Design ml_demodulator, start of the top module:
module ml_demodulator(
    i_clk,
    i_reset,
    i_trig,
    i_y_hat,
    i_r,
    i_rd_rdy,
    o_rd_vld,
    o_llr,
    o_hard_bit
);
make LEC_CHECK=0 CAP_MARGIN=0 CORE_MARGIN=2 CORE_UTILIZATION=71 CTS_CLUSTER_DIAMETER=29 CTS_CLUSTER_SIZE=34 HOLD_SLACK_MARGIN=-0.05 PLACE_DENSITY=0.6 SETUP_SLACK_MARGIN=0.69 SLEW_MARGIN=20 finish   # period 5.7 ns
run.sh (not shown) runs the stock make flow with config.mk's settings and CLKGATE_MAP_FILE=.
The first run ended with an error in clock tree synthesis on DPL-0033.
Then changed:
Settings changed: CAP_MARGIN 0 to 20, CORE_UTILIZATION 71 to 58, CTS_CLUSTER_DIAMETER 29 to not set, CTS_CLUSTER_SIZE 34 to not set, HOLD_SLACK_MARGIN -0.05 to not set, SETUP_SLACK_MARGIN 0.69 to not set.
Clock period 5.7 ns to 8.89 ns, I/O delays scaled along.
Effect:
- Now the flow completed and failed the layout checks on setup timing
- area after synthesis is unchanged
- die size rises by 22%
- synthesized cell count does not change
Then changed:
Settings changed: ABC_AREA set to 1, CORE_MARGIN 2 to 8, CORE_UTILIZATION 58 to 21, CTS_CLUSTER_DIAMETER set to 284.
Clock period 8.89 ns to 11.0 ns, I/O delays scaled along.
=> With this change the flow completed with no timing, DRC or antenna violations; hold slack is worse by 8.1 ps; core utilization drops by 49 points; cell area drops by a few percent.

ember:
Starting RTL as in the previous note.
## ml_demodulator
module ml_demodulator(
    i_clk,
    i_reset,
    i_trig,
    i_y_hat,
    i_r,
    i_rd_rdy,
    o_rd_vld,
    o_llr,
    o_hard_bit
);
input i_clk;
input i_reset;
input i_trig;
input [159:0] i_y_hat;
input [319:0] i_r;
input i_rd_rdy;
output o_rd_vld;
output [7:0] o_llr;
output o_hard_bit;
localparam IDLE = 0;
localparam R44_S = 4'd1;
localparam R33_S = 4'd2;
localparam R34_S = 4'd3;
localparam R22_S = 4'd4;
localparam BUF = 3'd1;
localparam CAL_AB = 3'd2;
localparam OUT = 3'd3;
localparam CAL_CD = 3'd4;
localparam CAL_EF = 3'd5;
localparam CAL_GH = 3'd6;
localparam COMPARE = 3'd7;
integer i, j, k, m, n, p, q;
wire       gclk1, gclk2, gclk3; 
wire [1:0] SQRT   = 2'b1_1;  
wire [39:0] r34, r23, r24, r12, r13, r14;
wire [19:0] r44, r33, r22, r11;
wire [39:0] y4, y3, y2, y1;
reg [9:0] r34_r_r, r24_r_r, r14_r_r, r23_r_r, r13_r_r, r12_r_r, r34_i_r, r24_i_r, r14_i_r, r23_i_r, r13_i_r, r12_i_r;
wire [9:0] r34_r_w, r24_r_w, r14_r_w, r23_r_w, r13_r_w, r12_r_w, r34_i_w, r24_i_w, r14_i_w, r23_i_w, r13_i_w, r12_i_w;
reg [9:0] r44_r_r, r33_r_r, r22_r_r, r11_r_r;
  ...
Settings: LEC_CHECK=0, CAP_MARGIN=15, CORE_ASPECT_RATIO=0.5, CORE_MARGIN=2, CORE_UTILIZATION=72, CTS_CLUSTER_DIAMETER=334, CTS_CLUSTER_SIZE=99, HOLD_SLACK_MARGIN=-0.07, PLACE_DENSITY=0.4, SETUP_SLACK_MARGIN=-0.33, SLEW_MARGIN=20, TNS_END_PERCENT=5; clock period 5.65 ns.
ember did not run to completion, as it errored out during global routing.
diff inputs: ember => willow
- CTS_CLUSTER_DIAMETER: 334 -> unset
- SETUP_SLACK_MARGIN: -0.33 -> unset
- HOLD_SLACK_MARGIN: -0.07 -> unset
- CAP_MARGIN: 15 -> 20
- CORE_ASPECT_RATIO: 0.5 -> unset
- PLACE_DENSITY: 0.4 -> 0.6
- CTS_CLUSTER_SIZE: 99 -> unset
- TNS_END_PERCENT: 5 -> unset
- CORE_UTILIZATION: 72 -> 44
- the clock period (ns, I/O delays scaled along): 5.65 -> 10.7
Results
willow finished every stage and its layout cleared the timing, DRC and antenna checks.
willow: initial cell density of the core lower than ember
Going from ember to willow, floorplan die height grows by 170 um.
Compared with ember, willow shows a total instance count after detailed placement that is 912 lower.
The inputs of zinc differ from those of willow as listed below.
- PLACE_DENSITY no longer set, was 0.6
- CORE_UTILIZATION now 64, was 44
- the clock period (ns, I/O delays scaled along) now 4.57, was 10.7
--- outcome ---
zinc got as far as global routing, where a tool error ended the run.
Per the comparison of zinc with willow, async set-reset flop share out of synthesis did not really move, site row count went down, standard cell area after detailed placement went up.
Die area improves in zinc relative to willow.
For raven, these inputs were changed with respect to zinc:
- SETUP_SLACK_MARGIN: unset -> 2.44
- CTS_CLUSTER_SIZE: unset -> 43
- CORE_UTILIZATION: 64 -> 69
- the clock period (ns, I/O delays scaled along): 4.57 -> 8.24
## What came out
- Run status, raven: aborted in global routing, error ODB-0269
- Re standard cell core area: raven and zinc aren't equal, and the higher value belongs to zinc.
- Between zinc and raven, the basic-gate share of the synthesized area counting and, or, nand and nor cells figures differ only marginally.
- Changes observed in raven relative to zinc: site row count fell by 3.5%; number of buffers inserted during clock tree synthesis fell by 5; HPWL after detailed placement fell by 7.0%.
